==> flow/design.v <==
`timescale 1ns / 1ns
module mux2_1(in_0,in_1,switch,out);
	input[14:0] in_0,in_1;					
	input 					switch;
	output[14:0] out;					
 	reg [14:0] out;					
	always@(in_0 or in_1 or switch) 
		begin
			case(switch)
				1'b0: out = in_1;
				1'b1: out = in_0;
				default: out= 0;
			endcase
		end
endmodule
`timescale 1ns / 1ns
module mux4_1(in_0,in_1,in_2,in_3,mux_sel,out);
 	input[14:0]		in_0, in_1, in_2, in_3;	
	input[1:0]			mux_sel;
	output[14:0] out;			
	reg[14:0] out;			
	always@(in_0 or in_1 or in_2 or in_3 or mux_sel)
		begin
			case(mux_sel)
			 2'b00 : out = in_0;
			 2'b01 : out = in_1;
			 2'b10 : out = in_2;
			 2'b11 : out = in_3;
			 default: out = 0;
			endcase
		end
endmodule 
`timescale 1ns / 1ns
module f_mux8_4(in0_0, in1_0, in2_0, in3_0, in0_1, in1_1, in2_1, in3_1, switch, out_0, out_1, out_2, out_3);
	input[14:0]		in0_0, in1_0, in2_0, in3_0, in0_1, in1_1, in2_1, in3_1;
	input      		switch;
	output[14:0] out_0, out_1, out_2, out_3;		
	mux2_1 M0(.in_0(in0_0), .in_1(in0_1), .switch(switch), .out(out_0));
	mux2_1 M1(.in_0(in1_0), .in_1(in1_1), .switch(switch), .out(out_1));
	mux2_1 M2(.in_0(in2_0), .in_1(in2_1), .switch(switch), .out(out_2));
	mux2_1 M3(.in_0(in3_0), .in_1(in3_1), .switch(switch), .out(out_3));
endmodule
`timescale 1ns / 1ns
module top_mux(in0_0_0, in0_1_0, in0_2_0, in0_3_0, 					
					  in0_0_1, in0_1_1, in0_2_1, in0_3_1,
 					 in1_0_0, in1_1_0, in1_2_0, in1_3_0, 
					 in1_0_1, in1_1_1, in1_2_1, in1_3_1,
 					 in2_0_0, in2_1_0, in2_2_0, in2_3_0, 
					 in2_0_1, in2_1_1, in2_2_1, in2_3_1,
 					 in3_0_0, in3_1_0, in3_2_0, in3_3_0, 
					 in3_0_1, in3_1_1, in3_2_1, in3_3_1,
					 switch,mux_sel,
					 out0_0, out0_1, out0_2, out0_3,
					 out1_0, out1_1, out1_2, out1_3,
					 out2_0, out2_1, out2_2, out2_3,
					 out3_0, out3_1, out3_2, out3_3);
	input[1:0] mux_sel;
	input switch;
	input[14:0] in0_0_0, in0_1_0, in0_2_0, in0_3_0, 						
					  in0_0_1, in0_1_1, in0_2_1, in0_3_1,		
 					 in1_0_0, in1_1_0, in1_2_0, in1_3_0, 		
					 in1_0_1, in1_1_1, in1_2_1, in1_3_1,		
 					 in2_0_0, in2_1_0, in2_2_0, in2_3_0, 		
					 in2_0_1, in2_1_1, in2_2_1, in2_3_1,		
 					 in3_0_0, in3_1_0, in3_2_0, in3_3_0, 		
					 in3_0_1, in3_1_1, in3_2_1, in3_3_1;		
	output[14:0] 	out0_0, out0_1, out0_2, out0_3,					
					 		out1_0, out1_1, out1_2, out1_3,
					 		out2_0, out2_1, out2_2, out2_3,
							out3_0, out3_1, out3_2, out3_3;
	  wire[14:0] m0_0, m0_1, m0_2, m0_3, 						
 						 m1_0, m1_1, m1_2, m1_3, 	
 						 m2_0, m2_1, m2_2, m2_3,	
 						 m3_0, m3_1, m3_2, m3_3; 	
	f_mux8_4 F0(.in0_0(in0_0_0), .in1_0(in0_1_0), .in2_0(in0_2_0), .in3_0(in0_3_0), .in0_1(in0_0_1), .in1_1(in0_1_1), .in2_1(in0_2_1), .in3_1(in0_3_1), .switch(switch), .out_0(m0_0), .out_1(m0_1), .out_2(m0_2), .out_3(m0_3));
	f_mux8_4 F1(.in0_0(in1_0_0), .in1_0(in1_1_0), .in2_0(in1_2_0), .in3_0(in1_3_0), .in0_1(in1_0_1), .in1_1(in1_1_1), .in2_1(in1_2_1), .in3_1(in1_3_1), .switch(switch), .out_0(m1_0), .out_1(m1_1), .out_2(m1_2), .out_3(m1_3));
	f_mux8_4 F2(.in0_0(in2_0_0), .in1_0(in2_1_0), .in2_0(in2_2_0), .in3_0(in2_3_0), .in0_1(in2_0_1), .in1_1(in2_1_1), .in2_1(in2_2_1), .in3_1(in2_3_1), .switch(switch), .out_0(m2_0), .out_1(m2_1), .out_2(m2_2), .out_3(m2_3));
	f_mux8_4 F3(.in0_0(in3_0_0), .in1_0(in3_1_0), .in2_0(in3_2_0), .in3_0(in3_3_0), .in0_1(in3_0_1), .in1_1(in3_1_1), .in2_1(in3_2_1), .in3_1(in3_3_1), .switch(switch), .out_0(m3_0), .out_1(m3_1), .out_2(m3_2), .out_3(m3_3));
	mux4_1 M0_0(.in_0(m0_0), .in_1(m1_0), .in_2(m2_0), .in_3(m3_0), .mux_sel(mux_sel), .out(out0_0));
	mux4_1 M0_1(.in_0(m0_1), .in_1(m1_1), .in_2(m2_1), .in_3(m3_1), .mux_sel(mux_sel), .out(out0_1));
	mux4_1 M0_2(.in_0(m0_2), .in_1(m1_2), .in_2(m2_2), .in_3(m3_2), .mux_sel(mux_sel), .out(out0_2));
	mux4_1 M0_3(.in_0(m0_3), .in_1(m1_3), .in_2(m2_3), .in_3(m3_3), .mux_sel(mux_sel), .out(out0_3));
	mux4_1 M1_0(.in_0(m1_0), .in_1(m2_0), .in_2(m3_0), .in_3(m0_0), .mux_sel(mux_sel), .out(out1_0));
	mux4_1 M1_1(.in_0(m1_1), .in_1(m2_1), .in_2(m3_1), .in_3(m0_1), .mux_sel(mux_sel), .out(out1_1));
	mux4_1 M1_2(.in_0(m1_2), .in_1(m2_2), .in_2(m3_2), .in_3(m0_2), .mux_sel(mux_sel), .out(out1_2));
	mux4_1 M1_3(.in_0(m1_3), .in_1(m2_3), .in_2(m3_3), .in_3(m0_3), .mux_sel(mux_sel), .out(out1_3));
	mux4_1 M2_0(.in_0(m2_0), .in_1(m3_0), .in_2(m0_0), .in_3(m1_0), .mux_sel(mux_sel), .out(out2_0));
	mux4_1 M2_1(.in_0(m2_1), .in_1(m3_1), .in_2(m0_1), .in_3(m1_1), .mux_sel(mux_sel), .out(out2_1));
	mux4_1 M2_2(.in_0(m2_2), .in_1(m3_2), .in_2(m0_2), .in_3(m1_2), .mux_sel(mux_sel), .out(out2_2));
	mux4_1 M2_3(.in_0(m2_3), .in_1(m3_3), .in_2(m0_3), .in_3(m1_3), .mux_sel(mux_sel), .out(out2_3));
	mux4_1 M3_0(.in_0(m3_0), .in_1(m0_0), .in_2(m1_0), .in_3(m2_0), .mux_sel(mux_sel), .out(out3_0));
	mux4_1 M3_1(.in_0(m3_1), .in_1(m0_1), .in_2(m1_1), .in_3(m2_1), .mux_sel(mux_sel), .out(out3_1));
	mux4_1 M3_2(.in_0(m3_2), .in_1(m0_2), .in_2(m1_2), .in_3(m2_2), .mux_sel(mux_sel), .out(out3_2));
	mux4_1 M3_3(.in_0(m3_3), .in_1(m0_3), .in_2(m1_3), .in_3(m2_3), .mux_sel(mux_sel), .out(out3_3));
endmodule
`timescale 1ns / 1ns
module demux1_4( in, mux_sel, out_0, out_1, out_2, out_3);
	input[14:0] in;
	input [1:0] mux_sel;
	output[14:0]  out_0, out_1, out_2, out_3;
	assign out_0 = in;
	assign out_1 = in;
	assign out_2 = in;
	assign out_3 = in;
endmodule
`timescale 1ns / 1ns
module demux1_8( in, switch , mux_sel, out0_0 , out0_1, out1_0 , out1_1, out2_0 , out2_1, out3_0, out3_1);
	input[14:0] in;
	input switch;
	input [1:0] mux_sel;
	output[14:0] out0_0 , out0_1, out1_0 , out1_1, out2_0 , out2_1, out3_0, out3_1;
	wire [14:0] wire_0, wire_1;
	demux1_4 d0( .in(wire_0), .mux_sel(mux_sel), .out_0(out0_0), .out_1(out1_0), .out_2(out2_0), .out_3(out3_0));
	demux1_4 d1( .in(wire_1), .mux_sel(mux_sel), .out_0(out0_1), .out_1(out1_1), .out_2(out2_1), .out_3(out3_1));
	assign wire_0 = in;
	assign wire_1 = in;
endmodule
`timescale 1ns / 1ns
module weight_table0(clk, rst, in_0, in_1 , in_2, in_3, weight_sum);
	input clk,rst;
	input [7:0] in_0,in_1,in_2,in_3;   
	output [14:0] weight_sum;
	reg[14:0] mult_0,mult_1,mult_2,mult_3;
	reg[14:0] temp_0,temp_1,temp_2,temp_3;
	reg[14:0] weight_sum;
	always@(in_1 or in_2 or in_3 or in_0) 
   begin
	  mult_0 = 15'b0;
	  mult_1 = {in_1,7'b0};
	  mult_2 = 15'b0;
	  mult_3 = 15'b0;
   end
	always@(posedge clk) 
	 begin
	  temp_0 <= mult_0;
	  temp_1 <= mult_1;
	  temp_2 <= mult_2;
	  temp_3 <= mult_3;
	 end
  always@(temp_0 or temp_1	or temp_2	or temp_3	)
	 begin
		weight_sum = temp_0 + temp_1	+ temp_2	+temp_3;
	 end	
endmodule
`timescale 1ns / 1ns
module weight_table1(clk, rst, in_0, in_1 , in_2, in_3, weight_sum);
	input clk,rst;
	input [7:0] in_0,in_1,in_2,in_3;   
	output [14:0] weight_sum;
	reg[14:0] mult_0,mult_1,mult_2,mult_3;
	reg[14:0] temp_0,temp_1,temp_2,temp_3;
	reg[14:0] weight_sum;
	always@(in_1 or in_2 or in_3 or in_0) 
   begin
	  mult_0 = {4'b0,in_0,3'b0} + {7'b0,in_0};
	  mult_1 = {1'b0,in_1,6'b0} + {2'b0,in_1,5'b0} + {4'b0,in_1,3'b0} + {5'b0,in_1,2'b0} + {6'b0,in_1,1'b0} + {7'b0,in_1};
	  mult_2 = {3'b0,in_2,4'b0} + {4'b0,in_2,3'b0} + {5'b0,in_2,2'b0} + {7'b0,in_2};
	  mult_3 = {6'b0,in_3,1'b0} + {7'b0,in_3};
   end
	always@(posedge clk) 
	 begin
	  temp_0 <= mult_0;
	  temp_1 <= mult_1;
	  temp_2 <= mult_2;
	  temp_3 <= mult_3;
	 end
  always@(temp_0 or temp_1	or temp_2	or temp_3	)
	 begin
		weight_sum =  temp_1 - temp_0	+ temp_2	- temp_3;
	 end	
endmodule
`timescale 1ns / 1ns
module weight_table2(clk, rst, in_0, in_1 , in_2, in_3, weight_sum);
	input clk,rst;
	input [7:0] in_0,in_1,in_2,in_3;   
	output [14:0] weight_sum;
	reg[14:0] mult_0,mult_1,mult_2,mult_3;
	reg[14:0] temp_0,temp_1,temp_2,temp_3;
	reg[14:0] weight_sum;
	always@(in_1 or in_2 or in_3 or in_0) 
   begin
	  mult_0 = {4'b0,in_0,3'b0};
	  mult_1 = {1'b0,in_1,6'b0} + {4'b0,in_1,3'b0};
	  mult_2 = {1'b0,in_2,6'b0} + {4'b0,in_2,3'b0};
	  mult_3 = {4'b0,in_3,3'b0};
   end
	always@(posedge clk) 
	 begin
	  temp_0 <= mult_0;
	  temp_1 <= mult_1;
	  temp_2 <= mult_2;
	  temp_3 <= mult_3;
	 end
  always@(temp_0 or temp_1	or temp_2	or temp_3	)
	 begin
		weight_sum = temp_1 - temp_0	+ temp_2	- temp_3;
	 end	
endmodule
`timescale 1ns / 1ns
module weight_table3(clk, rst, in_0, in_1 , in_2, in_3, weight_sum);
	input clk,rst;
	input [7:0] in_0,in_1,in_2,in_3;   
	output [14:0] weight_sum;
	reg[14:0] mult_0,mult_1,mult_2,mult_3;
	reg[14:0] temp_0,temp_1,temp_2,temp_3;
	reg[14:0] weight_sum;
	always@(in_1 or in_2 or in_3 or in_0) 
   begin
	  mult_0 = {6'b0,in_0,1'b0} + {7'b0,in_0};
	  mult_1 = {3'b0,in_1,4'b0} + {4'b0,in_1,3'b0} + {5'b0,in_1,2'b0} + {7'b0,in_1};
	  mult_2 = {1'b0,in_2,6'b0} + {2'b0,in_2,5'b0} + {4'b0,in_2,3'b0} + {5'b0,in_2,2'b0} + {6'b0,in_2,1'b0} + {7'b0,in_2};
	  mult_3 = {4'b0,in_3,3'b0} + {7'b0,in_3};
   end
	always@(posedge clk) 
	 begin
	  temp_0 <= mult_0;
	  temp_1 <= mult_1;
	  temp_2 <= mult_2;
	  temp_3 <= mult_3;
	 end
  always@(temp_0 or temp_1	or temp_2	or temp_3	)
	 begin
		weight_sum = temp_1 - temp_0	+ temp_2	- temp_3;
	 end	
endmodule
`timescale 1ns / 1ns
module y_weight_table0(clk, rst, in_0, in_1 , in_2, in_3, weight_sum);
	input clk,rst;
	input [14:0] in_0,in_1,in_2,in_3;   
	output [7:0] weight_sum;
   reg[14:0] weight_sum_temp;
	reg[21:0] mult_0,mult_1,mult_2,mult_3;
	reg[21:0] temp_0,temp_1,temp_2,temp_3;
	always@(in_1 or in_2 or in_3 or in_0) 
   begin
	  mult_0 = 22'b0;
	  mult_1 = {in_1,7'b0};
	  mult_2 = 22'b0;
	  mult_3 = 22'b0;
   end
	always@(posedge clk) 
	 begin
	  temp_0 <= mult_0;
	  temp_1 <= mult_1;
	  temp_2 <= mult_2;
	  temp_3 <= mult_3;
	 end
  always@(temp_0 or temp_1	or temp_2	or temp_3	)
	 begin
		weight_sum_temp = temp_0[21:7] + temp_1[21:7]	+ temp_2[21:7]	+temp_3[21:7];
	 end	
	assign weight_sum = weight_sum_temp[14:7];
endmodule
`timescale 1ns / 1ns
module y_weight_table1(clk, rst, in_0, in_1 , in_2, in_3, weight_sum);
	input clk,rst;
	input [14:0] in_0,in_1,in_2,in_3;   
	output [7:0] weight_sum;
	reg[21:0] mult_0,mult_1,mult_2,mult_3;
	reg[21:0] temp_0,temp_1,temp_2,temp_3;
	reg[14:0] weight_sum_temp;
	always@(in_1 or in_2 or in_3 or in_0) 
   begin
	  mult_0 = {4'b0,in_0,3'b0} + {7'b0,in_0};
	  mult_1 = {1'b0,in_1,6'b0} + {2'b0,in_1,5'b0} + {4'b0,in_1,3'b0} + {5'b0,in_1,2'b0} + {6'b0,in_1,1'b0} + {7'b0,in_1};
	  mult_2 = {3'b0,in_2,4'b0} + {4'b0,in_2,3'b0} + {5'b0,in_2,2'b0} + {7'b0,in_2};
	  mult_3 = {6'b0,in_3,1'b0} + {7'b0,in_3};
   end
	always@(posedge clk) 
	 begin
	  temp_0 <= mult_0;
	  temp_1 <= mult_1;
	  temp_2 <= mult_2;
	  temp_3 <= mult_3;
	 end
  always@(temp_0 or temp_1	or temp_2	or temp_3	)
	 begin
		weight_sum_temp = temp_1[21:7] - temp_0[21:7]	+ temp_2[21:7]	- temp_3[21:7];
	 end	
  assign weight_sum = weight_sum_temp[14:7];
endmodule
`timescale 1ns / 1ns
module y_weight_table2(clk, rst, in_0, in_1 , in_2, in_3, weight_sum);
	input clk,rst;
	input [14:0] in_0,in_1,in_2,in_3;   
	output [7:0] weight_sum;
	reg[21:0] mult_0,mult_1,mult_2,mult_3;
	reg[21:0] temp_0,temp_1,temp_2,temp_3;
	reg[14:0] weight_sum_temp;
	always@(in_1 or in_2 or in_3 or in_0) 
   begin
	  mult_0 = {4'b0,in_0,3'b0};
	  mult_1 = {1'b0,in_1,6'b0} + {4'b0,in_1,3'b0};
	  mult_2 = {1'b0,in_2,6'b0} + {4'b0,in_2,3'b0};
	  mult_3 = {4'b0,in_3,3'b0};
   end
	always@(posedge clk) 
	 begin
	  temp_0 <= mult_0;
	  temp_1 <= mult_1;
	  temp_2 <= mult_2;
	  temp_3 <= mult_3;
	 end
  always@(temp_0 or temp_1	or temp_2	or temp_3	)
	 begin
		weight_sum_temp = temp_1[21:7] - temp_0[21:7]	+ temp_2[21:7]	- temp_3[21:7];
	 end	
  assign weight_sum = weight_sum_temp[14:7];
endmodule
`timescale 1ns / 1ns
module y_weight_table3(clk, rst, in_0, in_1 , in_2, in_3, weight_sum);
	input clk,rst;
	input [14:0] in_0,in_1,in_2,in_3;   
	output [7:0] weight_sum;
	reg[21:0] mult_0,mult_1,mult_2,mult_3;
	reg[21:0] temp_0,temp_1,temp_2,temp_3;
	reg[14:0] weight_sum_temp;
	always@(in_1 or in_2 or in_3 or in_0) 
   begin
	  mult_0 = {6'b0,in_0,1'b0} + {7'b0,in_0};
	  mult_1 = {3'b0,in_1,4'b0} + {5'b0,in_1,2'b0} + {4'b0,in_1,3'b0} + {7'b0,in_1};
	  mult_2 = {1'b0,in_2,6'b0} + {2'b0,in_2,5'b0} + {4'b0,in_2,3'b0} + {5'b0,in_2,2'b0} + {6'b0,in_2,1'b0} + {7'b0,in_2};
	  mult_3 = {4'b0,in_3,3'b0} + {7'b0,in_3};
   end
	always@(posedge clk) 
	 begin
	  temp_0 <= mult_0;
	  temp_1 <= mult_1;
	  temp_2 <= mult_2;
	  temp_3 <= mult_3;
	 end
  always@(temp_0 or temp_1	or temp_2	or temp_3	)
	 begin
		weight_sum_temp = temp_1[21:7] - temp_0[21:7]	+ temp_2[21:7]	- temp_3[21:7];
	 end	
  assign weight_sum = weight_sum_temp[14:7];
endmodule
`timescale 1ns / 1ns
module input_array(clk, rst, act, in, out_0, out_1, out_2, out_3);
 input clk,rst,act;
 input[7:0] in;
 output [7:0] out_0, out_1, out_2, out_3;
 reg [7:0]input_array_0 [0:3];
 reg [7:0]input_array_1 [0:3];
 reg [7:0]input_array_2 [0:3];
 reg [7:0]input_array_3 [0:3];
 reg [1:0] count;
 reg [7:0] out_0, out_1, out_2, out_3;
 reg enable;
 always@(posedge clk or negedge rst) 
 begin
  if(!rst)
   count <= 2'b00;
 else
   begin
    case(act)
     1'b0:
 			count <= count;
     1'b1: begin
   				  if(count==2'b11)
     					 count<= 2'b00;
    				  else
             count <= count+1; 
          end 
	  endcase
   end
 end
 always@(posedge clk)
  begin
   if(act==0) begin
  					 input_array_3[0] <= input_array_3[0];
 					 input_array_3[3] <= input_array_3[3];
  					 input_array_3[2] <= input_array_3[2];
 					 input_array_3[1] <= input_array_3[1];
  					 input_array_2[0] <= input_array_2[0];
 					 input_array_2[3] <= input_array_2[3];
  					 input_array_2[2] <= input_array_2[2];
 					 input_array_2[1] <= input_array_2[1];
  					 input_array_1[0] <= input_array_1[0];
 					 input_array_1[3] <= input_array_1[3];
  					 input_array_1[2] <= input_array_1[2];
 					 input_array_1[1] <= input_array_1[1];
  					 input_array_0[0] <= input_array_0[0];
 					 input_array_0[3] <= input_array_0[3];
  					 input_array_0[2] <= input_array_0[2];
 					 input_array_0[1] <= input_array_0[1];
          end
  else begin
     case(count)		 
  		  3'b00 : begin 
  					 input_array_0[0] <= in;
 					 input_array_3[3] <= input_array_3[2];
  					 input_array_3[2] <= input_array_3[1];
 					 input_array_3[1] <= input_array_3[0];
           end
   		  3'b01 : begin
	           input_array_1[0] <= in;
 					 input_array_0[3] <= input_array_0[2];
  					 input_array_0[2] <= input_array_0[1];
 					 input_array_0[1] <= input_array_0[0];
           end
    		 3'b10 : begin
             input_array_2[0] <= in;
 					 input_array_1[3] <= input_array_1[2];
  					 input_array_1[2] <= input_array_1[1];
 					 input_array_1[1] <= input_array_1[0];
           end
    	  3'b11 : begin
             input_array_3[0] <= in;
 					 input_array_2[3] <= input_array_2[2];
  					 input_array_2[2] <= input_array_2[1];
 					 input_array_2[1] <= input_array_2[0];
           end
     endcase
    end
   end 
 always @ (count or input_array_0[0] or input_array_0[1] or input_array_0[2] or input_array_0[3]or input_array_1[0] or input_array_1[1] or input_array_1[2] or input_array_1[3]or input_array_2[0] or input_array_2[1] or input_array_2[2] or input_array_2[3]or input_array_3[0] or input_array_3[1] or input_array_3[2] or input_array_3[3])
  begin
   case(count)
    2'b01 : begin
					  out_0 = input_array_0[0];
					  out_1 = input_array_0[1];
					  out_2 = input_array_0[2];
					  out_3 = input_array_0[3];
           end
    2'b10 : begin
					  out_0 = input_array_1[0];
					  out_1 = input_array_1[1];
					  out_2 = input_array_1[2];
					  out_3 = input_array_1[3];
           end
    2'b11 : begin
					  out_0 = input_array_2[0];
					  out_1 = input_array_2[1];
					  out_2 = input_array_2[2];
					  out_3 = input_array_2[3];
           end
    2'b00 : begin
					  out_0 = input_array_3[0];
					  out_1 = input_array_3[1];
					  out_2 = input_array_3[2];
					  out_3 = input_array_3[3];
           end
   endcase
end 
endmodule
`timescale 1ns / 1ns
module bicubic(clk, rst, act, in, out_0, out_1, out_2, out_3);
	input clk,rst,act;
	input [7:0] in;
  wire oooooooooooooooo;
	wire [7:0] in_0,in_1,in_2,in_3;   
	output [7:0] out_0, out_1, out_2, out_3;
	wire [1:0] ooooooooooo;
	wire[14:0] x_weight_sum_0;
	wire[14:0] x_weight_sum_1;
	wire[14:0] x_weight_sum_2;
	wire[14:0] x_weight_sum_3;
	wire[7:0] y_weight_sum_0;	
	wire[7:0] y_weight_sum_1;
	wire[7:0] y_weight_sum_2;
	wire[7:0] y_weight_sum_3;
	 input_array A(.clk(clk), .rst(rst), .act(act), .in(in),
					.out_0(in_3), .out_1(in_2), .out_2(in_1), .out_3(in_0));
	reg[14:0] array0_0 [3:0];
	reg[14:0] array0_1 [3:0];
	reg[14:0] array1_0 [3:0];
	reg[14:0] array1_1 [3:0];
	reg[14:0] array2_0 [3:0];
	reg[14:0] array2_1 [3:0];
	reg[14:0] array3_0 [3:0];
	reg[14:0] array3_1 [3:0];
	reg[1:0] mux_sel;
	reg switch;
	wire[14:0] dm0_0_0, dm0_1_0, dm0_2_0, dm0_3_0, 				
					  dm0_0_1, dm0_1_1, dm0_2_1, dm0_3_1,
 					 dm1_0_0, dm1_1_0, dm1_2_0, dm1_3_0, 
					 dm1_0_1, dm1_1_1, dm1_2_1, dm1_3_1,
 					 dm2_0_0, dm2_1_0, dm2_2_0, dm2_3_0, 
					 dm2_0_1, dm2_1_1, dm2_2_1, dm2_3_1,
 					 dm3_0_0, dm3_1_0, dm3_2_0, dm3_3_0, 
					 dm3_0_1, dm3_1_1, dm3_2_1, dm3_3_1;
  wire[14:0]  array0_0_0, array0_1_0, array0_2_0, array0_3_0, 					
					  array0_0_1, array0_1_1, array0_2_1, array0_3_1,
 					 array1_0_0, array1_1_0, array1_2_0, array1_3_0, 
					 array1_0_1, array1_1_1, array1_2_1, array1_3_1,
 					 array2_0_0, array2_1_0, array2_2_0, array2_3_0, 
					 array2_0_1, array2_1_1, array2_2_1, array2_3_1,
 					 array3_0_0, array3_1_0, array3_2_0, array3_3_0, 
					 array3_0_1, array3_1_1, array3_2_1, array3_3_1;
	wire[14:0]  y_in0_0,y_in0_1,y_in0_2,y_in0_3,				
					  y_in1_0,y_in1_1,y_in1_2,y_in1_3,
					  y_in2_0,y_in2_1,y_in2_2,y_in2_3,
					  y_in3_0,y_in3_1,y_in3_2,y_in3_3;
	assign array0_0_0= array0_0[0];		
	assign array0_1_0= array0_0[1];		
	assign array0_2_0= array0_0[2];		
	assign array0_3_0= array0_0[3];		
	assign array1_0_0= array1_0[0];		
	assign array1_1_0= array1_0[1];		
	assign array1_2_0= array1_0[2];		
	assign array1_3_0= array1_0[3];		
	assign array2_0_0= array2_0[0];		
	assign array2_1_0= array2_0[1];		
	assign array2_2_0= array2_0[2];		
	assign array2_3_0= array2_0[3];		
	assign array3_0_0= array3_0[0];		
	assign array3_1_0= array3_0[1];		
	assign array3_2_0= array3_0[2];		
	assign array3_3_0= array3_0[3];		
	assign array0_0_1= array0_1[0];		
	assign array0_1_1= array0_1[1];		
	assign array0_2_1= array0_1[2];		
	assign array0_3_1= array0_1[3];		
	assign array1_0_1= array1_1[0];		
	assign array1_1_1= array1_1[1];		
	assign array1_2_1= array1_1[2];		
	assign array1_3_1= array1_1[3];		
	assign array2_0_1= array2_1[0];		
	assign array2_1_1= array2_1[1];		
	assign array2_2_1= array2_1[2];		
	assign array2_3_1= array2_1[3];		
	assign array3_0_1= array3_1[0];		
	assign array3_1_1= array3_1[1];		
	assign array3_2_1= array3_1[2];		
	assign array3_3_1= array3_1[3];		
	assign out_0 = y_weight_sum_0;
	assign out_1 = y_weight_sum_1;
	assign out_2 = y_weight_sum_2;
	assign out_3 = y_weight_sum_3;
	weight_table0 x0(.clk(clk), .rst(rst), .in_0(in_0), .in_1(in_1), .in_2(in_2), .in_3(in_3), .weight_sum(x_weight_sum_0));
	weight_table1 x1(.clk(clk), .rst(rst), .in_0(in_0), .in_1(in_1), .in_2(in_2), .in_3(in_3), .weight_sum(x_weight_sum_1));
	weight_table2 x2(.clk(clk), .rst(rst), .in_0(in_0), .in_1(in_1), .in_2(in_2), .in_3(in_3), .weight_sum(x_weight_sum_2));
	weight_table3 x3(.clk(clk), .rst(rst), .in_0(in_0), .in_1(in_1), .in_2(in_2), .in_3(in_3), .weight_sum(x_weight_sum_3));
	demux1_8 dm0( .in(x_weight_sum_0), .switch(switch) , .mux_sel(mux_sel), .out0_0(dm0_0_0) , .out0_1(dm0_0_1), .out1_0(dm0_1_0) , .out1_1(dm0_1_1), .out2_0(dm0_2_0) , .out2_1(dm0_2_1), .out3_0(dm0_3_0), .out3_1(dm0_3_1));
	demux1_8 dm1( .in(x_weight_sum_1), .switch(switch) , .mux_sel(mux_sel), .out0_0(dm1_0_0) , .out0_1(dm1_0_1), .out1_0(dm1_1_0) , .out1_1(dm1_1_1), .out2_0(dm1_2_0) , .out2_1(dm1_2_1), .out3_0(dm1_3_0), .out3_1(dm1_3_1));
	demux1_8 dm2( .in(x_weight_sum_2), .switch(switch) , .mux_sel(mux_sel), .out0_0(dm2_0_0) , .out0_1(dm2_0_1), .out1_0(dm2_1_0) , .out1_1(dm2_1_1), .out2_0(dm2_2_0) , .out2_1(dm2_2_1), .out3_0(dm2_3_0), .out3_1(dm2_3_1));
	demux1_8 dm3( .in(x_weight_sum_3), .switch(switch) , .mux_sel(mux_sel), .out0_0(dm3_0_0) , .out0_1(dm3_0_1), .out1_0(dm3_1_0) , .out1_1(dm3_1_1), .out2_0(dm3_2_0) , .out2_1(dm3_2_1), .out3_0(dm3_3_0), .out3_1(dm3_3_1));
	top_mux top(.in0_0_0(array0_0_0), .in0_1_0(array0_1_0), .in0_2_0(array0_2_0), .in0_3_0(array0_3_0), 					
					  .in0_0_1(array0_0_1), .in0_1_1(array0_1_1), .in0_2_1(array0_2_1), .in0_3_1(array0_3_1),
						.in1_0_0(array1_0_0), .in1_1_0(array1_1_0), .in1_2_0(array1_2_0), .in1_3_0(array1_3_0), 							
						.in1_0_1(array1_0_1), .in1_1_1(array1_1_1), .in1_2_1(array1_2_1), .in1_3_1(array1_3_1),							
						.in2_0_0(array2_0_0), .in2_1_0(array2_1_0), .in2_2_0(array2_2_0), .in2_3_0(array2_3_0), 							
						.in2_0_1(array2_0_1), .in2_1_1(array2_1_1), .in2_2_1(array2_2_1), .in2_3_1(array2_3_1),									
 						.in3_0_0(array3_0_0), .in3_1_0(array3_1_0), .in3_2_0(array3_2_0), .in3_3_0(array3_3_0), 							
						.in3_0_1(array3_0_1), .in3_1_1(array3_1_1), .in3_2_1(array3_2_1), .in3_3_1(array3_3_1),	
						.switch(switch), .mux_sel(mux_sel),					
					 .out0_0(y_in0_0), .out0_1(y_in0_1), .out0_2(y_in0_2), .out0_3(y_in0_3),
					 .out1_0(y_in1_0), .out1_1(y_in1_1), .out1_2(y_in1_2), .out1_3(y_in1_3),
					 .out2_0(y_in2_0), .out2_1(y_in2_1), .out2_2(y_in2_2), .out2_3(y_in2_3),
					 .out3_0(y_in3_0), .out3_1(y_in3_1), .out3_2(y_in3_2), .out3_3(y_in3_3));
	y_weight_table0 y0(.clk(clk), .rst(rst), .in_0(y_in0_0), .in_1(y_in0_1), .in_2(y_in0_2), .in_3(y_in0_3), .weight_sum(y_weight_sum_0));
	y_weight_table1 y1(.clk(clk), .rst(rst), .in_0(y_in1_0), .in_1(y_in1_1), .in_2(y_in1_2), .in_3(y_in1_3), .weight_sum(y_weight_sum_1));
	y_weight_table2 y2(.clk(clk), .rst(rst), .in_0(y_in2_0), .in_1(y_in2_1), .in_2(y_in2_2), .in_3(y_in2_3), .weight_sum(y_weight_sum_2));
	y_weight_table3 y3(.clk(clk), .rst(rst), .in_0(y_in3_0), .in_1(y_in3_1), .in_2(y_in3_2), .in_3(y_in3_3), .weight_sum(y_weight_sum_3));
	always@(posedge clk or negedge rst)
	 begin
		if(!rst)
			mux_sel <=2'b10;
		else begin
		 case(act)
       1'b0: mux_sel <= mux_sel;
       1'b1: begin 
		 				if(mux_sel == 2'b11)
				 			mux_sel <= 2'b00;
						else
				 			mux_sel <= mux_sel +1;
					  end
 		  endcase
      end
	  end
	always@(posedge clk or negedge rst) 
	 begin
		if(!rst)
			switch <= 1;
		else
		 if(mux_sel == 2'b11)
			switch <= !switch;
		 else 
			switch <=switch;
	 end
	always@(posedge clk )
	  begin
			case({switch,mux_sel})
					3'b000: begin  
									array0_0[0] <= dm0_0_0;
									array1_0[0] <= dm1_0_0;
									array2_0[0] <= dm2_0_0;
									array3_0[0] <= dm3_0_0;
								 end
					3'b001: begin  
									array0_0[1] <= dm0_1_0;
									array1_0[1] <= dm1_1_0;
									array2_0[1] <= dm2_1_0;
									array3_0[1] <= dm3_1_0;
								 end
					3'b010: begin  
									array0_0[2] <= dm0_2_0;
									array1_0[2] <= dm1_2_0;
									array2_0[2] <= dm2_2_0;
									array3_0[2] <= dm3_2_0;
								 end
					3'b011: begin  
									array0_0[3] <= dm0_3_0;
									array1_0[3] <= dm1_3_0;
									array2_0[3] <= dm2_3_0;
									array3_0[3] <= dm3_3_0;
								 end
					3'b100: begin  
									array0_1[0] <= dm0_0_1;
									array1_1[0] <= dm1_0_1;
									array2_1[0] <= dm2_0_1;
									array3_1[0] <= dm3_0_1;
								 end
					3'b101: begin  
									array0_1[1] <= dm0_1_1;
									array1_1[1] <= dm1_1_1;
									array2_1[1] <= dm2_1_1;
									array3_1[1] <= dm3_1_1;
								 end
					3'b110: begin  
									array0_1[2] <= dm0_2_1;
									array1_1[2] <= dm1_2_1;
									array2_1[2] <= dm2_2_1;
									array3_1[2] <= dm3_2_1;
								 end
					3'b111: begin  
									array0_1[3] <= dm0_3_1;
									array1_1[3] <= dm1_3_1;
									array2_1[3] <= dm2_3_1;
									array3_1[3] <= dm3_3_1;
								 end
	 			endcase
	  end
endmodule
==> flow/run.sh <==
#!/bin/bash
# the make line also repeats each setting of config.mk as NAME=value (left out here)
make -C /OpenROAD-flow-scripts/flow DESIGN_CONFIG=/design/flow/config.mk WORK_HOME=/design/flow/orfs CLKGATE_MAP_FILE= finish
==> flow/config.mk <==
export PLATFORM = sky130hd
export DESIGN_NAME = bicubic
export DESIGN_NICKNAME = bicubic
export VERILOG_FILES = /design/flow/design.v
export SDC_FILE = /design/flow/constraint.sdc
export NUM_CORES = 4
export LEC_CHECK = 0
export ABC_AREA = 1
export CAP_MARGIN = 35
export CELL_PAD_IN_SITES_DETAIL_PLACEMENT = 0
export CELL_PAD_IN_SITES_GLOBAL_PLACEMENT = 0
export CORE_ASPECT_RATIO = 1.58
export CORE_MARGIN = 2
export CORE_UTILIZATION = 72
export CTS_CLUSTER_SIZE = 80
export GPL_ROUTABILITY_DRIVEN = 0
export MAX_ROUTING_LAYER = met4
export PLACE_DENSITY_LB_ADDON = 0.02
export SETUP_SLACK_MARGIN = -0.05
export SLEW_MARGIN = 20
export TNS_END_PERCENT = 80
==> flow/constraint.sdc <==
create_clock -name core_clock -period 4.68 [get_ports {clk}]
set_input_delay 0.9360 -clock core_clock [delete_from_list [all_inputs] [get_ports {clk}]]
set_output_delay 0.9360 -clock core_clock [all_outputs]
set_load 0.01 [all_outputs]
==> impl_metrics.ini, run 1 <==
; flow metrics
[run_status]
status = did not finish
lastStage = global routing (5_1_grt)
stop_error = [ERROR GRT-0116] Global routing finished with congestion. Check the congestion regions in the DRC Viewer.

[synth]
yosysWarnings = 24
netlist_instances = 5324
synthesis.area_mm2 = 0.05250
ys_seq_share = 0.4169
xor_area_frac = 0.04812
ys_top_logic_family = adder cells
edf_count = 528
adder_share = 0.2198
synth-simple-area-share = 0.1146
netlist.top_cell.by_area = edfxtp_1
yosys_most_used_dff = edfxtp_1
mux_share = 0.01392
top_area_frac = 0.3020
netlist_top_cells_count = nand2_1, inv_1, edfxtp_1
ys_area_mm2 = 0.05250
ys.flops = 828
async_flop_share = 0.006039
aoi_share = 0.1108
syn_area_per_cell_um2 = 9.861
top_cells_by_area = edfxtp_1, fa_1, dfxtp_1
netlist-cell-type-count = 71
yosys-stat-cells = 5324
syn-num-nets = 6076
most_common_cell = nand2_1

[clock_network]
cts_root_buffer = clkbuf_16
hold_buffers = 0
cts.htree.levels = 3
cts_buffers = 77
clock-sinks = 828
clockBufferDepth = 3

[global_routing]
gr-usage-all-layers = 0.5857
gr-total-overflow = 13

[floorplanning]
rows = 124
die_area_mm2 = 0.07515
coreArea_mm2 = 0.07230
fp.dieH_um = 343.4
core_util_floorplan = 0.7261
io_pins = 43
die_w_um = 218.8

[placement]
port_buffers = 42
dpl_cell_area_mm2 = 0.05963
dp_hpwl_um = 128600
## per-stage QoR
stage | instances | util | setup WS [ns]
floorplan | 5324 | - | -0.1859
global placement | 6902 | 0.8244 | -0.3098
detailed placement | 6904 | 0.8248 | -0.4153
CTS | 7148 | 0.8914 | -0.1787
## layer usage
metal,GRT usage,overflow
met1,0.5391,0
met2,0.8529,3
met3,0.2796,0
met4,0.6106,10
met5,-,-
## repair_timing
item | CTS
gates cloned | 6
resized | 308
endpoints found under the hold margin | 0
endpoints found under the setup margin | 77
setup buffers | 103
pin swaps | 115
==> run 2: changes to the inputs <==
Settings changed: ABC_AREA 1 to default, CAP_MARGIN 35 to 20, CELL_PAD_IN_SITES_DETAIL_PLACEMENT 0 to default, CELL_PAD_IN_SITES_GLOBAL_PLACEMENT 0 to default, CORE_ASPECT_RATIO 1.58 to default, CORE_UTILIZATION 72 to 40, CTS_CLUSTER_SIZE 80 to default, GPL_ROUTABILITY_DRIVEN 0 to default, MAX_ROUTING_LAYER met4 to default, PLACE_DENSITY_LB_ADDON 0.02 to default, SETUP_SLACK_MARGIN -0.05 to -0.23, TNS_END_PERCENT 80 to default.
Clock period 4.68 ns to 7.29 ns, I/O delays scaled along.
==> run 2 against run 1 <==
- the run now finishes clean
- die size rose by 71%
- area after synthesis fell by 4.1%
- synthesized cell count fell by 17%
==> impl_metrics.ini, run 2 <==
; implementation run metrics
[run_status]
status = complete, no violations

[job]
warnings = 58
drv_cap = 0

[final_layout]
synthToLayoutAreaGrowth_pct = 11.63
nets = 5266
fin_cells = 6242

[detailed_routing]
ant_nets = 0
drc = 0
viasPerCell = 5.236
wirelength_um = 128800
vias = 32680
routedWlPerCell_um = 20.63
drt_iter0_markers = 2537
drt_pass1_iterations = 7

[worst_setup_path]
crit_fanout = 50
cp.buffers_inverters = 6
crit_type = register to register
required_ns = 7.87
crit_top_cell = inv_1
r2r-start = switch$_DFFE_PN1N_
worst-r2r-cell-count = 21
end_kind = register
endpoint = y3.temp_2[21]$_DFF_P_
timing.rr.end = y3.temp_2[21]$_DFF_P_
cpPeakStageDelay_ns = 1.05
start_kind = register
timing.critical_path.depth = 21
cp-startpoint = switch$_DFFE_PN1N_
worst_path_max_delay_cell = dfstp_4
crit_chain = buf_4 -> buf_4 -> mux2i_1 -> nor2_1 -> o41a_1 -> inv_1 -> fa_1 -> inv_1 -> fa_1 -> inv_1 -> fa_1 -> inv_1 -> ha_1 -> nand3_1 -> o311ai_0 -> o21a_1 -> o31a_1 -> nor4_1 -> a21oi_1 -> a21oi_1 -> xnor2_1
r2r_slack_ns = 0.49
cp_top_family = AND-OR/OR-AND gates
cp.arrival_ns = 7.38

[clock_network]
cts.clk_slew.worst_paths_ns = 0.07
cts.htree.levels = 3
cts_tree = built
cts_resized = 0
cts_root_buffer = clkbuf_16
cts_setup_buffers = 0
clock_latency_ns = 0.75
hold_buffers = 0
clockBufferDepth = 3
clock-sinks = 828
cts_buffers = 89

[floorplanning]
die_area_mm2 = 0.1288
die_w_um = 358.9
io_pins = 43
coreArea_mm2 = 0.1252
rows = 130
core_util_floorplan = 0.4021
fp.dieH_um = 358.9

[synth]
xor_area_frac = 0.04832
ys_top_logic_family = adder cells
synth-simple-area-share = 0.07164
top_cells_by_area = edfxtp_1, fa_1, dfxtp_1
yosysWarnings = 24
yosys_most_used_dff = edfxtp_1
top_area_frac = 0.3148
netlist_top_cells_count = inv_1, edfxtp_1, ha_1
netlist.top_cell.by_area = edfxtp_1
ys_seq_share = 0.4346
async_flop_share = 0.006039
netlist_instances = 4426
mux_share = 0.05085
netlist-cell-type-count = 82
ys.flops = 828
ys_area_mm2 = 0.05037
syn-num-nets = 5178
edf_count = 528
yosys-stat-cells = 4426
synthesis.area_mm2 = 0.05037
adder_share = 0.2293
aoi_share = 0.1086
syn_area_per_cell_um2 = 11.38
most_common_cell = inv_1

[placement]
dp_hpwl_um = 99420
gp_congestion = 0.9287
port_buffers = 42
dp.cells = 6073

[timing]
hold_violations = 0
fin_crit_ns = 6.799
tightest_slew_ns = 1.127
maxSlewViolCount = 0
finalSetupViolCount = 0
max_freq_mhz = 147.1
slew_headroom = 0.2434
clock_skew_ns = 0.08654
final.period_utilization = 0.9327
rsz0062_at_grt = no

[global_routing]
gr-usage-all-layers = 0.2001
grt_pass1_wl_um = 197000
gr-total-overflow = 0
grt_max_degree = 84
antenna_found_initial = 2
grt_pass1_vias = 32800

[hold_path]
hold_depth = 0
holdPathEnd = A.input_array_3[3][2]$_DFFE_PP_
min_from = A.input_array_3[2][2]$_DFFE_PP_
min_path_type = register to register
-- run 2: final cells by class --
cell class | instances | area (um2)
inverters | 620 | 2327
clock inverters | 61 | 833.3
repair buffers | 121 | 1039
diodes | 2 | 5.005
fillers | 11590 | 69020
well taps | 1650 | 2064
clock buffers | 106 | 2331
flip-flops and latches | 828 | 21890
multi-input cells | 2854 | 25730
-- run 2: per-layer routing --
layer,vias to the layer above,track usage,wire [um]
li1,15580,-,-
met1,15980,0.2701,57600
met2,912,0.3315,60270
met3,210,0.03092,6926
met4,2,0.06139,3988
met5,-,0,13
-- run 2: per-stage QoR --
step | hold slack (ns) | TNS [ns] | instance area (um2) | setup WS, ns | utilization
3_5_place_dp | 0.4271 | 0 | 53020 | 0.5203 | 0.4233
3_3_place_gp | 0.4227 | 0 | 53010 | 0.6230 | 0.4233
6_report | 0.4427 | 0 | 56230 | 0.4905 | 0.4489
4_1_cts | 0.4415 | 0 | 56190 | 0.5114 | 0.4486
2_1_floorplan | 0.4204 | -0.04067 | 50370 | -0.04067 | -
5_1_grt | 0.4508 | 0 | 56220 | 0.1145 | 0.4489
==> run 3: changes to the inputs <==
Settings changed: CELL_PAD_IN_SITES_DETAIL_PLACEMENT from default to 2, CELL_PAD_IN_SITES_GLOBAL_PLACEMENT from default to 1, CTS_CLUSTER_SIZE from default to 54, SETUP_SLACK_MARGIN -0.23 to default.
Clock period 7.29 ns to 8.31 ns, I/O delays scaled along.
==> run 3 against run 2 <==
- utilization barely moved
- non-clock buffer count fell by 13
- count of clock-buffer cells in the layout rose by 24
- clock skew fell by 0.031 ns
- global-route usage rose by 4.5 points
- critical path type unchanged
- first-iteration DRC count fell by 26%
- sequential cell count did not move
- largest cell class unchanged
- maximum frequency fell by 6.8%
- sequential share of layout area barely moved
- area after synthesis did not move
- wire length rose by 23%
==> impl_metrics.ini, run 3 <==
; implementation run metrics
[floorplanning]
die_w_um = 358.9
rows = 130
die_area_mm2 = 0.1288
io_pins = 43
coreArea_mm2 = 0.1252
fp.dieH_um = 358.9
core_util_floorplan = 0.4021

[worst_setup_path]
r2r-start = switch$_DFFE_PN1N_
cp.arrival_ns = 7.84
crit_type = register to register
required_ns = 8.85
cp-startpoint = switch$_DFFE_PN1N_
cp.buffers_inverters = 3
crit_chain = mux2_2 -> a22oi_1 -> o21ai_0 -> o21ai_0 -> inv_1 -> fa_1 -> fa_1 -> inv_1 -> fa_1 -> inv_1 -> ha_1 -> a21oi_1 -> o21ai_0 -> a41oi_1 -> a211oi_1 -> a41o_1 -> a31oi_1 -> mux2i_1 -> o2111ai_1
timing.critical_path.depth = 19
timing.rr.end = y1.temp_1[21]$_DFF_P_
start_kind = register
r2r_slack_ns = 1.01
cpPeakStageDelay_ns = 1.20
endpoint = y1.temp_1[21]$_DFF_P_
crit_fanout = 64
end_kind = register
worst-r2r-cell-count = 19
cp_top_family = AND-OR/OR-AND gates
worst_path_max_delay_cell = dfstp_4

[placement]
gp_congestion = 0.8797
preCtsSetupSlack_ns = 1.067
dpl_cell_area_mm2 = 0.05296
port_buffers = 42
dp_hpwl_um = 121200

[final_layout]
fillers = 12680
synthToLayoutAreaGrowth_pct = 11.67
nets = 5259
fin_area_mm2 = 0.05624

[synth]
netlist-cell-type-count = 82
ys_area_mm2 = 0.05037
syn_area_per_cell_um2 = 11.38
ys.flops = 828
synth-simple-area-share = 0.07164
yosysWarnings = 24
ys_seq_share = 0.4346
adder_share = 0.2293
top_area_frac = 0.3148
top_cells_by_area = edfxtp_1, fa_1, dfxtp_1
async_flop_share = 0.006039
yosys_most_used_dff = edfxtp_1
aoi_share = 0.1086
yosys-stat-cells = 4426
mux_share = 0.05085
netlist_instances = 4426
netlist.top_cell.by_area = edfxtp_1
ys_top_logic_family = adder cells
xor_area_frac = 0.04832
synthesis.area_mm2 = 0.05037
netlist_top_cells_count = inv_1, edfxtp_1, ha_1
syn-num-nets = 5178
edf_count = 528
most_common_cell = inv_1

[clock_network]
hold_buffers = 0
clock_latency_ns = 0.73
cts.clk_slew.worst_paths_ns = 0.06
cts_setup_buffers = 0
cts.htree.levels = 3
cts_tree = built
clockBufferDepth = 3
cts_buffers = 95
cts_root_buffer = clkbuf_16
clock-sinks = 828
cts_resized = 0

[timing]
fin_crit_ns = 7.299
rsz0062_at_grt = no
max_freq_mhz = 137.0
tightest_slew_ns = 1.149
final.setup.tns_ns = 0
hold_violations = 0
maxSlewViolCount = 0
clock_skew_ns = 0.05600
final.period_utilization = 0.8783
finalSetupViolCount = 0
fin_ws_ns = 1.011
slew_headroom = 0.2286

[global_routing]
grt_max_degree = 78
grt_pass1_wl_um = 239600
antenna_found_initial = 5
grt_pass1_vias = 38440
gr-usage-all-layers = 0.2455
gr-total-overflow = 0

[hold_path]
min_from = A.input_array_0[0][5]$_DFFE_PP_
holdPathEnd = A.input_array_0[1][5]$_DFFE_PP_
min_path_type = register to register
hold_depth = 0

[detailed_routing]
viasPerCell = 5.489
routedWlPerCell_um = 25.38
num_antenna_cells = 0
drt_iter0_markers = 1881
drt_pass1_iterations = 6
vias = 34230
drc = 0
ant_nets = 0
wirelength_um = 158300

[run_status]
status = complete, no violations

[job]
drv_cap = 0
warnings = 58
-- run 3: cell type report --
class / count / area [um2] / share of cell area
inverters: 620 / 2327 / 0.04138
multi-input cells: 2854 / 25730 / 0.4575
flip-flops and latches: 828 / 21890 / 0.3892
well taps: 1650 / 2064 / 0.03671
repair buffers: 108 / 940.9 / 0.01673
clock inverters: 47 / 653.1 / 0.01161
clock buffers: 130 / 2634 / 0.04683
-- run 3: through the flow --
step,util,cells,hold slack (ns)
floorplan,-,4426,0.4204
global placement,0.4226,6059,0.4224
global route,0.4491,6237,0.4599
CTS,0.4491,6237,0.4491
detailed placement,0.4228,6060,0.4334
finish,0.4491,6237,0.4460
-- run 3: routing by layer --
layer,vias to the layer above,track usage,part of all wire
met4,0,0.06089,0.024
met1,17930,0.3078,0.43
li1,15530,-,-
met3,170,0.02341,0.031
met2,614,0.4520,0.52
met5,-,0,0
==> run 4: changes to the inputs <==
Settings changed: CAP_MARGIN 20 to 10, CELL_PAD_IN_SITES_GLOBAL_PLACEMENT 1 to 2, CORE_UTILIZATION 40 to 59, CTS_CLUSTER_SIZE 54 to default, GPL_ROUTABILITY_DRIVEN from default to 0, MAX_ROUTING_LAYER from default to met4.
Clock period 8.31 ns to 10.0 ns, I/O delays scaled along.
==> run 4 against run 3 <==
- the run now fails in detailed placement (3_5_place_dp)
- synthesized cell count stayed put
- area after synthesis stayed put
- die size is 32% lower
==> impl_metrics.ini, run 4 <==
; flow metrics
[synth]
ys_top_logic_family = adder cells
netlist.top_cell.by_area = edfxtp_1
top_area_frac = 0.3148
async_flop_share = 0.006039
ys_seq_share = 0.4346
ys.flops = 828
netlist-cell-type-count = 82
ys_area_mm2 = 0.05037
edf_count = 528
adder_share = 0.2293
xor_area_frac = 0.04832
top_cells_by_area = edfxtp_1, fa_1, dfxtp_1
netlist_top_cells_count = inv_1, edfxtp_1, ha_1
yosysWarnings = 24
netlist_instances = 4426
aoi_share = 0.1086
syn_area_per_cell_um2 = 11.38
synthesis.area_mm2 = 0.05037
synth-simple-area-share = 0.07164
yosys_most_used_dff = edfxtp_1
most_common_cell = inv_1
syn-num-nets = 5178
yosys-stat-cells = 4426
mux_share = 0.05085

[floorplanning]
io_pins = 43
coreArea_mm2 = 0.08488
die_area_mm2 = 0.08772
die_w_um = 296.2
core_util_floorplan = 0.5934
fp.dieH_um = 296.2
rows = 107

[run_status]
status = did not finish
lastStage = detailed placement (3_5_place_dp)
stop_error = [ERROR DPL-0033] detailed placement checks failed during check placement.

[placement]
port_buffers = 42
run 4: stage by stage:
stage | cell area [um2] | setup slack [ns] | hold WS (ns) | std cells
floorplan | 50370 | 2.669 | 0.4204 | 4426
global placement | 52210 | 3.049 | 0.4240 | 5547
==> run 5: changes to the inputs <==
Settings changed: ABC_AREA from default to 1, CELL_PAD_IN_SITES_DETAIL_PLACEMENT 2 to default, CELL_PAD_IN_SITES_GLOBAL_PLACEMENT 2 to default, CORE_UTILIZATION 59 to 72, CTS_CLUSTER_DIAMETER from default to 59, CTS_CLUSTER_SIZE from default to 50, GPL_ROUTABILITY_DRIVEN 0 to default, MAX_ROUTING_LAYER met4 to default.
Clock period 10.0 ns to 5.78 ns, I/O delays scaled along.
==> run 5 against run 4 <==
- now clean on timing, DRC and antenna
- area after synthesis rose by 4.2%
- die size fell by 14%
- synthesized cell count rose by 20%
==> impl_metrics.ini, run 5 <==
; implementation run metrics
[run_status]
status = complete, no violations

[final_layout]
fin_util = 0.7898
synthToLayoutAreaGrowth_pct = 9.204
fin_cells = 6470
nets = 6212

[job]
warnings = 60
drv_cap = 0

[synth]
netlist_instances = 5324
yosys_most_used_dff = edfxtp_1
edf_count = 528
syn-num-nets = 6076
ys_area_mm2 = 0.05250
async_flop_share = 0.006039
yosysWarnings = 24
ys.flops = 828
top_cells_by_area = edfxtp_1, fa_1, dfxtp_1
most_common_cell = nand2_1
yosys-stat-cells = 5324
syn_area_per_cell_um2 = 9.861
synth-simple-area-share = 0.1146
ys_top_logic_family = adder cells
synthesis.area_mm2 = 0.05250
aoi_share = 0.1108
mux_share = 0.01392
netlist.top_cell.by_area = edfxtp_1
xor_area_frac = 0.04812
netlist-cell-type-count = 71
ys_seq_share = 0.4169
adder_share = 0.2198
netlist_top_cells_count = nand2_1, inv_1, edfxtp_1
top_area_frac = 0.3020

[timing]
fin_crit_ns = 5.554
slew_headroom = 0.1926
max_freq_mhz = 180.0
clock_skew_ns = 0.07155
final.setup.tns_ns = 0
tightest_slew_ns = 1.207
maxSlewViolCount = 0
hold_ws_ns = 0.4613
finalSetupViolCount = 0
final.period_utilization = 0.9609
hold_violations = 0

[placement]
gp_congestion = 1.048
dp_hpwl_um = 112100
port_buffers = 42
dp.cells = 6350

[detailed_routing]
vias = 39060
routedWlPerCell_um = 22.52
drt_iter0_markers = 4267
ant_nets = 0
viasPerCell = 6.037
drt_pass1_iterations = 8
num_antenna_cells = 0
wirelength_um = 145700
drc = 0

[worst_setup_path]
crit_top_cell = inv_1
cp.arrival_ns = 6.10
worst-r2r-cell-count = 21
required_ns = 6.33
crit_chain = buf_16 -> buf_4 -> o21ai_1 -> o22ai_1 -> inv_1 -> a31oi_1 -> buf_4 -> inv_1 -> fa_1 -> inv_1 -> fa_1 -> inv_1 -> fa_1 -> inv_1 -> ha_1 -> nand2_1 -> nor2_1 -> and2_1 -> nand4_1 -> nand3_1 -> xor2_1
worst_path_max_delay_cell = dfstp_4
r2r-start = switch$_DFFE_PN1N_
endpoint = y1.temp_1[21]$_DFF_P_
cp.buffers_inverters = 8
end_kind = register
cpPeakStageDelay_ns = 0.76
crit_type = register to register
cp_top_family = adder cells
timing.rr.end = y1.temp_1[21]$_DFF_P_
r2r_slack_ns = 0.23
start_kind = register
crit_fanout = 84
timing.critical_path.depth = 21
cp-startpoint = switch$_DFFE_PN1N_

[hold_path]
min_path_type = register to register
hold_depth = 0
holdPathEnd = A.input_array_3[3][6]$_DFFE_PP_
min_from = A.input_array_3[2][6]$_DFFE_PP_

[global_routing]
grt_pass1_wl_um = 219500
gr-total-overflow = 0
antenna_found_initial = 0
gr-usage-all-layers = 0.3898
grt_max_degree = 85
grt_pass1_vias = 38080

[clock_network]
cts.htree.levels = 2
cts_root_buffer = clkbuf_16
hold_buffers = 0
cts_tree = built
clock_latency_ns = 0.71
clockBufferDepth = 3
clock-sinks = 828
cts_buffers = 59
cts.clk_slew.worst_paths_ns = 0.10

[floorplanning]
coreArea_mm2 = 0.07259
fp.dieH_um = 274.0
io_pins = 43
die_area_mm2 = 0.07509
die_w_um = 274.0
rows = 99
core_util_floorplan = 0.7232
-- run 5: per-stage QoR --
stage	worst slack, ns	cell area [um2]
finish	0.2260	57330
global route	-0.004844	57330
CTS	0.04719	57180
detailed placement	0.09338	54730
global placement	0.1589	54730
floorplan	0.01860	52500
-- run 5: routing by layer --
metal | track usage | share of wire
met3 | 0.06121 | 0.088
met4 | 0.2483 | 0.078
met2 | 0.6366 | 0.46
met1 | 0.4876 | 0.37
met5 | 0 | 0
-- run 5: area by class of cell --
class | count | area, um2
clock buffer | 66 | 1554
clock inverter | 46 | 890.9
fill | 4661 | 15260
inverter | 868 | 3279
multi-input combinational | 3501 | 26730
sequential | 828 | 21890
tap | 959 | 1200
timing repair buffer | 202 | 1783
-- run 5: what timing repair did --
item	4_1_cts	5_1_grt
pin swaps	0	3
cloned	0	1
setup buffers	0	7
gates resized	1	17
setup endpoints to repair	1	14
==> run 6: changes to the inputs <==
Settings changed: ABC_AREA 1 to default, CAP_MARGIN 10 to 20, CORE_UTILIZATION 72 to 33, CTS_CLUSTER_DIAMETER 59 to default, CTS_CLUSTER_SIZE 50 to default.
Clock period 5.78 ns to 13.7 ns, I/O delays scaled along.
==> run 6 against run 5 <==
- final cell count increased by 2.0%
- area after synthesis down 4.1%
- global-route usage shrank 23 points
- sequential cell count did not move
- register-to-register slack gained 6.0 ns
- utilization fell by 42 points
- wire length fell by 12%
- synthesized cell count down 17%
- critical path type is now register to primary output
- critical endpoint is now out_2[6]
==> impl_metrics.ini, run 6 <==
; implementation run metrics
[run_status]
status = complete, no violations

[placement]
gp_congestion = 0.8880
dpl_cell_area_mm2 = 0.05334
dp_hpwl_um = 96780
port_buffers = 42

[synth]
yosys-stat-cells = 4426
aoi_share = 0.1086
ys.flops = 828
ys_area_mm2 = 0.05037
netlist_top_cells_count = inv_1, edfxtp_1, ha_1
top_cells_by_area = edfxtp_1, fa_1, dfxtp_1
async_flop_share = 0.006039
yosys_most_used_dff = edfxtp_1
yosysWarnings = 24
xor_area_frac = 0.04832
mux_share = 0.05085
synthesis.area_mm2 = 0.05037
most_common_cell = inv_1
syn_area_per_cell_um2 = 11.38
netlist_instances = 4426
top_area_frac = 0.3148
synth-simple-area-share = 0.07164
ys_seq_share = 0.4346
netlist.top_cell.by_area = edfxtp_1
netlist-cell-type-count = 82
edf_count = 528
ys_top_logic_family = adder cells
syn-num-nets = 5178
adder_share = 0.2293

[hold_path]
min_path_type = register to register
hold_depth = 0
holdPathEnd = A.input_array_0[2][4]$_DFFE_PP_
min_from = A.input_array_0[1][4]$_DFFE_PP_

[floorplanning]
die_w_um = 394.7
coreArea_mm2 = 0.1517
core_util_floorplan = 0.3320
fp.dieH_um = 394.7
die_area_mm2 = 0.1558
io_pins = 43
rows = 143

[detailed_routing]
ant_nets = 0
drc = 0
drt_iter0_markers = 2557
routedWlPerCell_um = 19.34
wirelength_um = 127700
vias = 32730
drt_pass1_iterations = 10
viasPerCell = 4.958

[clock_network]
hold_buffers = 0
clock_latency_ns = 0.72
clock-sinks = 828
clockBufferDepth = 3
cts.htree.levels = 3
cts_root_buffer = clkbuf_16
cts_resized = 0
cts.clk_slew.worst_paths_ns = 0.06
cts_tree = built
cts_buffers = 89
cts_setup_buffers = 0

[worst_setup_path]
timing.rr.end = y3.temp_2[21]$_DFF_P_
endpoint = out_2[6]
cp.buffers_inverters = 2
end_kind = primary output
r2r-start = switch$_DFFE_PN1N_
start_kind = register
crit_chain = inv_1 -> fa_1 -> fa_1 -> ha_1 -> and3b_1 -> o21a_1 -> o21a_1 -> o21ai_0 -> a21oi_1 -> nor3_1 -> nor3_1 -> a41o_1 -> o22a_1 -> xor2_1 -> clkdlybuf4s50_1
worst_path_max_delay_cell = nor3_1
timing.critical_path.depth = 15
cp_top_family = AND-OR/OR-AND gates
cp.arrival_ns = 5.11
worst-r2r-cell-count = 20
crit_fanout = 4
cpPeakStageDelay_ns = 0.67
crit_type = register to primary output
required_ns = 10.96
cp-startpoint = y2.temp_3[7]$_DFF_P_
r2r_slack_ns = 6.18

[timing]
rsz0062_at_grt = no
hold_violations = 0
fin_crit_ns = 7.851
final.setup.tns_ns = 0
finalSetupViolCount = 0
max_freq_mhz = 127.4
slew_headroom = 0.2201
maxSlewViolCount = 0
tightest_slew_ns = 1.162
final.period_utilization = 0.5731
clock_skew_ns = 0.06439

[final_layout]
fillers = 14750
fin_area_mm2 = 0.05652
logic_area_mm2 = 0.02571
synthToLayoutAreaGrowth_pct = 12.22
nets = 5244
seqCellArea_mm2 = 0.02189

[global_routing]
grt_pass1_wl_um = 196300
grt_pass1_vias = 33610
gr-usage-all-layers = 0.1631
gr-total-overflow = 0
grt_max_degree = 130
antenna_found_initial = 4

[job]
warnings = 61
drv_cap = 0
-- run 6: area by class of cell --
cell class / count / share of cell area
tap: 2030 / 0.04494
clock inverter: 40 / 0.01034
timing repair buffer: 99 / 0.01545
sequential: 828 / 0.3873
multi-input combinational: 2854 / 0.4549
antenna: 3 / 0.0001328
inverter: 620 / 0.04117
clock buffer: 128 / 0.04571
-- run 6: per-stage QoR --
step                std cells  hold slack [ns]  setup slack [ns]    util
floorplan                4426           0.4204             6.369       -
global placement         6431           0.4267             6.290  0.3514
detailed placement       6431           0.4295             6.240  0.3515
CTS                      6599           0.4419             5.748  0.3724
global route             6599           0.4505             5.583  0.3725
finish                   6602           0.4418             5.849  0.3725
-- run 6: routing by layer --
metal	wire length, um	global-route usage
met1	55710	0.2148
met4	4080	0.04962
met3	7706	0.02742
met5	0	0
met2	60160	0.2737
==> run 7: changes to the inputs <==
Settings changed: ABC_AREA from default to 0, CORE_ASPECT_RATIO from default to 1.15, CTS_CLUSTER_DIAMETER from default to 166, GPL_TIMING_DRIVEN from default to 1, MAX_ROUTING_LAYER from default to met4, SLEW_MARGIN 20 to 40.
Clock period 13.7 ns to 6.85 ns, I/O delays scaled along.
==> run 7 against run 6 <==
- critical path depth grew 3
- largest cell class unchanged
- critical path type unchanged
- highest routed layer unchanged
- non-clock buffer count rose by 30
- final cell count up 0.17%
- sequential share of layout area down 0.25 points
- critical endpoint is now out_2[7]
- worst setup slack got worse by 5.5 ns
- count of clock-buffer cells in the layout decreased by 13
- global-route usage is 0.78 points higher
- area after synthesis unchanged
- synthesized cell count unchanged
- via count up 0.90%
==> impl_metrics.ini, run 7 <==
; implementation run metrics
[worst_setup_path]
crit_type = register to primary output
cp.buffers_inverters = 5
required_ns = 5.48
cp.arrival_ns = 5.15
crit_top_cell = inv_1
endpoint = out_2[7]
timing.rr.end = y1.temp_1[21]$_DFF_P_
cp-startpoint = y2.temp_3[7]$_DFF_P_
start_kind = register
r2r_slack_ns = 0.35
crit_fanout = 4
end_kind = primary output
worst-r2r-cell-count = 20
worst_path_max_delay_cell = clkdlybuf4s50_1
timing.critical_path.depth = 18
crit_chain = inv_1 -> fa_1 -> inv_1 -> fa_1 -> inv_1 -> ha_1 -> and3b_1 -> o21a_1 -> o21a_1 -> o21ai_0 -> a21oi_1 -> nor3_1 -> nor3_1 -> buf_4 -> a41o_1 -> o41ai_1 -> xnor2_1 -> clkdlybuf4s50_1
r2r-start = switch$_DFFE_PN1N_
cpPeakStageDelay_ns = 0.56
cp_top_family = AND-OR/OR-AND gates

[clock_network]
cts.htree.levels = 3
cts_tree = built
clock-sinks = 828
cts.clk_slew.worst_paths_ns = 0.06
clock_latency_ns = 0.72
cts_root_buffer = clkbuf_16
clockBufferDepth = 3
hold_buffers = 0
cts_buffers = 90

[synth]
yosysWarnings = 24
synthesis.area_mm2 = 0.05037
netlist_top_cells_count = inv_1, edfxtp_1, ha_1
netlist-cell-type-count = 82
adder_share = 0.2293
yosys-stat-cells = 4426
edf_count = 528
xor_area_frac = 0.04832
top_cells_by_area = edfxtp_1, fa_1, dfxtp_1
ys.flops = 828
ys_top_logic_family = adder cells
aoi_share = 0.1086
ys_area_mm2 = 0.05037
netlist.top_cell.by_area = edfxtp_1
yosys_most_used_dff = edfxtp_1
syn_area_per_cell_um2 = 11.38
syn-num-nets = 5178
ys_seq_share = 0.4346
mux_share = 0.05085
synth-simple-area-share = 0.07164
async_flop_share = 0.006039
top_area_frac = 0.3148
netlist_instances = 4426
most_common_cell = inv_1

[global_routing]
gr-total-overflow = 0
grt_pass1_vias = 34040
antenna_found_initial = 1
grt_max_degree = 85
gr-usage-all-layers = 0.1709
grt_pass1_wl_um = 198700

[timing]
hold_violations = 0
rsz0062_at_grt = no
fin_crit_ns = 6.519
tightest_slew_ns = 0.8953
finalSetupViolCount = 0
final.setup.tns_ns = 0
fin_ws_ns = 0.3312
slew_headroom = 0.4009
clock_skew_ns = 0.06735
final.period_utilization = 0.9517
maxSlewViolCount = 0
max_freq_mhz = 153.4

[detailed_routing]
drc = 0
vias = 33030
wirelength_um = 129800
viasPerCell = 4.994
drt_pass1_iterations = 9
routedWlPerCell_um = 19.62
drt_iter0_markers = 2095
ant_nets = 0
num_antenna_cells = 0

[hold_path]
min_path_type = register to register
hold_depth = 0
min_from = A.input_array_0[2][1]$_DFFE_PP_
holdPathEnd = A.input_array_0[3][1]$_DFFE_PP_

[final_layout]
seqCellArea_mm2 = 0.02189
logic_area_mm2 = 0.02589
fillers = 14560
synthToLayoutAreaGrowth_pct = 12.95
fin_cells = 6613
nets = 5275

[floorplanning]
die_w_um = 368.3
core_util_floorplan = 0.3326
fp.dieH_um = 423.0
io_pins = 43
die_area_mm2 = 0.1558
coreArea_mm2 = 0.1514
rows = 153

[placement]
dp_hpwl_um = 100300
gp_congestion = 0.9239
preCtsSetupSlack_ns = 0.3029
dp.cells = 6445
port_buffers = 42

[job]
drv_cap = 0
warnings = 58

[run_status]
status = complete, no violations
==> run 7: repair_timing <==
| action | CTS | global route |
|---|---|---|
| endpoints found under the setup margin | 0 | 4 |
| setup buffers | 0 | 1 |
| gates resized | 0 | 1 |
==> run 7: layout make-up <==
cell class              instances  area share
multi-input cells            2854      0.4551
flip-flops and latches        828      0.3848
well taps                    2015     0.04432
clock buffers                 115     0.04322
inverters                     620     0.04091
repair buffers                129     0.02017
clock inverters                52     0.01144
==> run 7: stage by stage <==
stage / hold slack [ns] / util / instance area [um2]
floorplan: 0.4204 / - / 50390
global placement: 0.4244 / 0.3537 / 53560
detailed placement: 0.4306 / 0.3547 / 53710
CTS: 0.4425 / 0.3752 / 56820
global route: 0.4495 / 0.3757 / 56890
finish: 0.4433 / 0.3757 / 56890
==> run 7: metal layers <==
metal | track usage | part of all wire
met3 | 0.02300 | 0.048
met4 | 0.06075 | 0.038
met1 | 0.2073 | 0.42
met2 | 0.2907 | 0.50
met5 | - | 0
